## run 2
## stopwatch
module stopwatch(clk, rst, btnS, btnR, sw, an, seg);
input clk;
input rst;
input btnS, btnR;
input [7:0] sw;
output reg [3:0] an;
output reg [7:0] seg;
reg [3:0] seg_value;
wire [3:0] seg3, seg2, seg1, seg0;
reg adj_sec;
reg adj;
reg digits_on;
wire one_hz_clk;
wire two_hz_clk;
wire segment_clk;
wire blink_clk;
wire debounce_clk;
wire one_hz_rise;
wire two_hz_rise;
wire segment_rise;
wire blink_rise;
wire debounce_rise;
reg [31:0] sec_counter;
reg [1:0] seg_index;
clock #(.start_time(0), .end_time(200)) my_one_hz_clk(.in(clk), .rst(rst), .out(one_hz_clk), .rise(one_hz_rise));
clock #(.start_time(0), .end_time(100)) my_two_hz_clk(.in(clk), .rst(rst), .out(two_hz_clk), .rise(two_hz_rise));
clock #(.start_time(0), .end_time(4)) my_segment_clk(.in(clk), .rst(rst), .out(segment_clk), .rise(segment_rise));
clock #(.start_time(0), .end_time(20)) my_blink_clk(.in(clk), .rst(rst), .out(blink_clk), .rise(blink_rise));
clock #(.start_time(0), .end_time(10)) my_debounce_clk(.in(clk), .rst(rst), .out(debounce_clk), .rise(debounce_rise));
wire [1:0] next_index = seg_index + 2'd1;
assign seg0 = (sec_counter % 60)  % 10;
assign seg1 = (sec_counter % 60)  / 10;
assign seg2 = (sec_counter / 60)  % 10;
assign seg3 = (sec_counter / 600) % 10;
always @(*) begin
    case (next_index)
        0: seg_value = (digits_on || ~sw[1]) ? seg0 : 10;
        1: seg_value = (digits_on || ~sw[1]) ? seg1 : 10;
        2: seg_value = (digits_on ||  sw[1]) ? seg2 : 10;
        default: seg_value = (digits_on ||  sw[1]) ? seg3 : 10;
    endcase
end
always @(posedge clk) begin
    if (rst) begin
        adj_sec   <= 1'b0;
        adj       <= 1'b0;
        seg_index <= 2'd0;
        an        <= 4'b1111;
        seg       <= 8'b11111111;
    end else if (segment_rise) begin
        adj_sec   <= sw[1];
        adj       <= sw[0];
        seg_index <= next_index;
        an        <= ~(4'b0001 << next_index);
        case (seg_value)
            0: seg <= ~8'b11111100;
            1: seg <= ~8'b01100000;
            2: seg <= ~8'b11011010;
            3: seg <= ~8'b11110010;
            4: seg <= ~8'b01100110;
            5: seg <= ~8'b10110110;
  ...
make LEC_CHECK=0 ABC_AREA=1 CAP_MARGIN=30 CELL_PAD_IN_SITES_DETAIL_PLACEMENT=0 CORE_MARGIN=2 CORE_UTILIZATION=68 CTS_CLUSTER_DIAMETER=276 CTS_CLUSTER_SIZE=14 GPL_TIMING_DRIVEN=1 PLACE_DENSITY_LB_ADDON=0.19 SETUP_SLACK_MARGIN=-1.3 SLEW_MARGIN=5 TNS_END_PERCENT=85 finish   # period 18.2 ns
run.sh (not shown) runs the stock make flow with config.mk's settings and CLKGATE_MAP_FILE=.
Run 2: flow complete, layout not clean; failing: setup timing
--- input diff run 2..run 1 ---
# run 2
export LEC_CHECK = 0
export ABC_AREA = 1
export CAP_MARGIN = 30
export CELL_PAD_IN_SITES_DETAIL_PLACEMENT = 0
export CORE_MARGIN = 2
export CORE_UTILIZATION = 68
export CTS_CLUSTER_DIAMETER = 276
export CTS_CLUSTER_SIZE = 14
export GPL_TIMING_DRIVEN = 1
export PLACE_DENSITY_LB_ADDON = 0.19
export SETUP_SLACK_MARGIN = -1.3
export SLEW_MARGIN = 5
export TNS_END_PERCENT = 85
create_clock -name core_clock -period 18.2 [get_ports {clk}]
# run 1
export LEC_CHECK = 0
export ABC_AREA = 1
export CAP_MARGIN = 15
export CELL_PAD_IN_SITES_DETAIL_PLACEMENT = 0
export CORE_MARGIN = 2
export CORE_UTILIZATION = 72
export CTS_CLUSTER_DIAMETER = 276
export CTS_CLUSTER_SIZE = 14
export GPL_TIMING_DRIVEN = 1
export PLACE_DENSITY = 0.37
export SETUP_SLACK_MARGIN = 4.78
export SLEW_MARGIN = 20
export TNS_END_PERCENT = 85
create_clock -name core_clock -period 19.1 [get_ports {clk}]
Findings:
Run 1: GRT-0232 in 5_1_grt -> run aborted. Compared with run 2, number of cell rows in run 1 decreased by a few percent. Compared with run 2, run 1 shows a instance area at placement that is 2.9% lower. Run 2 and run 1 ended up with roughly the same area share of xor/xnor cells in the synthesized design. Higher half-perimeter wire length after placement among run 1 and run 2: run 2. Share of async-settable or async-resettable flops after synthesis came out exactly the same in run 1 and run 2. Run 2 → run 1: fraction of the core area occupied by cells at floorplan climbed 4.0 points; die extent in x dropped 2.8%. From run 2 to run 1, post-synthesis compound-gate area fraction did not move at all. Between run 2 and run 1, the flow reports core region area decreasing by a few percent. Compared with run 2, in run 1 post-cts resize count increased 396; count of buffers from port buffering roughly the same.

---

The RTL this note starts from:
==> flow/design.v <==
`timescale 1ns / 1ps
module clock #(parameter start_time = 0, parameter end_time = 100)(
    input wire in,
    input wire rst,
    output reg out,
    output wire rise
);
    reg [31:0] counter;
    assign rise = (counter >= (end_time >> 1)) & ~out;
    always @(posedge in) begin
        if (rst) begin
            counter <= start_time;
            out <= 1'b0;
        end else begin
            counter <= (counter >= (end_time >> 1)) ? 1 : counter + 1;
            out <= (counter >= (end_time >> 1)) ? ~out : out;
        end
    end
endmodule
`timescale 1ns / 1ps
module stopwatch(clk, rst, btnS, btnR, sw, an, seg);
input clk;
input rst;
input btnS, btnR;
input [7:0] sw;
output reg [3:0] an;
output reg [7:0] seg;
reg [3:0] seg_value;
wire [3:0] seg3, seg2, seg1, seg0;
reg adj_sec;
reg adj;
reg digits_on;
wire one_hz_clk;
wire two_hz_clk;
wire segment_clk;
wire blink_clk;
wire debounce_clk;
wire one_hz_rise;
wire two_hz_rise;
wire segment_rise;
wire blink_rise;
wire debounce_rise;
reg [31:0] sec_counter;
reg [1:0] seg_index;
clock #(.start_time(0), .end_time(200)) my_one_hz_clk(.in(clk), .rst(rst), .out(one_hz_clk), .rise(one_hz_rise));
clock #(.start_time(0), .end_time(100)) my_two_hz_clk(.in(clk), .rst(rst), .out(two_hz_clk), .rise(two_hz_rise));
clock #(.start_time(0), .end_time(4)) my_segment_clk(.in(clk), .rst(rst), .out(segment_clk), .rise(segment_rise));
clock #(.start_time(0), .end_time(20)) my_blink_clk(.in(clk), .rst(rst), .out(blink_clk), .rise(blink_rise));
clock #(.start_time(0), .end_time(10)) my_debounce_clk(.in(clk), .rst(rst), .out(debounce_clk), .rise(debounce_rise));
wire [1:0] next_index = seg_index + 2'd1;
assign seg0 = (sec_counter % 60)  % 10;
assign seg1 = (sec_counter % 60)  / 10;
assign seg2 = (sec_counter / 60)  % 10;
assign seg3 = (sec_counter / 600) % 10;
always @(*) begin
    case (next_index)
        0: seg_value = (digits_on || ~sw[1]) ? seg0 : 10;
        1: seg_value = (digits_on || ~sw[1]) ? seg1 : 10;
        2: seg_value = (digits_on ||  sw[1]) ? seg2 : 10;
        default: seg_value = (digits_on ||  sw[1]) ? seg3 : 10;
    endcase
end
always @(posedge clk) begin
    if (rst) begin
        adj_sec   <= 1'b0;
        adj       <= 1'b0;
        seg_index <= 2'd0;
        an        <= 4'b1111;
        seg       <= 8'b11111111;
    end else if (segment_rise) begin
        adj_sec   <= sw[1];
        adj       <= sw[0];
        seg_index <= next_index;
        an        <= ~(4'b0001 << next_index);
        case (seg_value)
            0: seg <= ~8'b11111100;
            1: seg <= ~8'b01100000;
            2: seg <= ~8'b11011010;
            3: seg <= ~8'b11110010;
            4: seg <= ~8'b01100110;
            5: seg <= ~8'b10110110;
            6: seg <= ~8'b10111110;
            7: seg <= ~8'b11100000;
            8: seg <= ~8'b11111110;
            9: seg <= ~8'b11110110;
            default: seg <= 8'b11111111;
        endcase
    end
end
reg [1:0] reset_state;
reg [2:0] pause_state;
reg stop_tick;
reg has_ticked_once;
wire [1:0] reset_sample = {btnR, reset_state[1]};
wire [2:0] pause_sample = {pause_state[2] && btnS, btnS, pause_state[1]};
always @(posedge clk) begin
    if (rst) begin
        reset_state     <= 2'b00;
        pause_state     <= 3'b000;
        stop_tick       <= 1'b0;
        has_ticked_once <= 1'b0;
        sec_counter     <= 32'd0;
    end else if (debounce_rise) begin
        if (reset_sample == 2'b11) begin
            reset_state <= 2'b00;
            pause_state <= pause_sample;
            sec_counter <= 0;
        end else if (pause_sample == 3'b011) begin
            reset_state <= reset_sample;
            pause_state <= 3'b100;
            stop_tick   <= ~stop_tick;
        end else begin
            reset_state <= reset_sample;
            pause_state <= pause_sample;
            if (adj ? two_hz_clk : one_hz_clk) begin
                if (~has_ticked_once && ~stop_tick) begin
                    has_ticked_once <= 1'b1;
                    if (adj && ~adj_sec) begin
                        sec_counter <= (sec_counter / 60 >= 99)
                                  ? (sec_counter % 60)
                                  : (sec_counter + 60);
                    end else if (adj) begin
                        sec_counter <= (sec_counter / 60) * 60 + ((sec_counter + 1) % 60);
                    end else begin
                        sec_counter <= sec_counter + 1;
                    end
                end
            end else has_ticked_once <= 1'b0;
        end
    end
end
always @(posedge clk) begin
    if (rst)
        digits_on <= 1'b0;
    else if (blink_rise)
        digits_on <= (~adj || ~digits_on);
end
endmodule
==> flow/config.mk <==
export PLATFORM = sky130hd
export DESIGN_NAME = stopwatch
export DESIGN_NICKNAME = stopwatch
export VERILOG_FILES = /design/flow/design.v
export SDC_FILE = /design/flow/constraint.sdc
export NUM_CORES = 4
export LEC_CHECK = 0
export CAP_MARGIN = 20
export CORE_ASPECT_RATIO = 0.5
export CORE_MARGIN = 8
export CORE_UTILIZATION = 61
export HOLD_SLACK_MARGIN = -0.08
export PLACE_DENSITY = 0.78
export SLEW_MARGIN = 20
==> flow/constraint.sdc <==
create_clock -name core_clock -period 30.0 [get_ports {clk}]
set_input_delay 6.0000 -clock core_clock [delete_from_list [all_inputs] [get_ports {clk}]]
set_output_delay 6.0000 -clock core_clock [all_outputs]
set_load 0.01 [all_outputs]
Rerun with:
--- a/flow/config.mk
+++ b/flow/config.mk
@@ -11,3 +11,3 @@
 export CORE_UTILIZATION = 61
-export HOLD_SLACK_MARGIN = -0.08
+export HOLD_SLACK_MARGIN = -0.07
 export PLACE_DENSITY = 0.78
=> The changed run completed with no timing, DRC or antenna violations. Core utilization does not change. Count of clock-buffer cells in the layout does not change. Wire length does not change. Worst setup slack does not change.
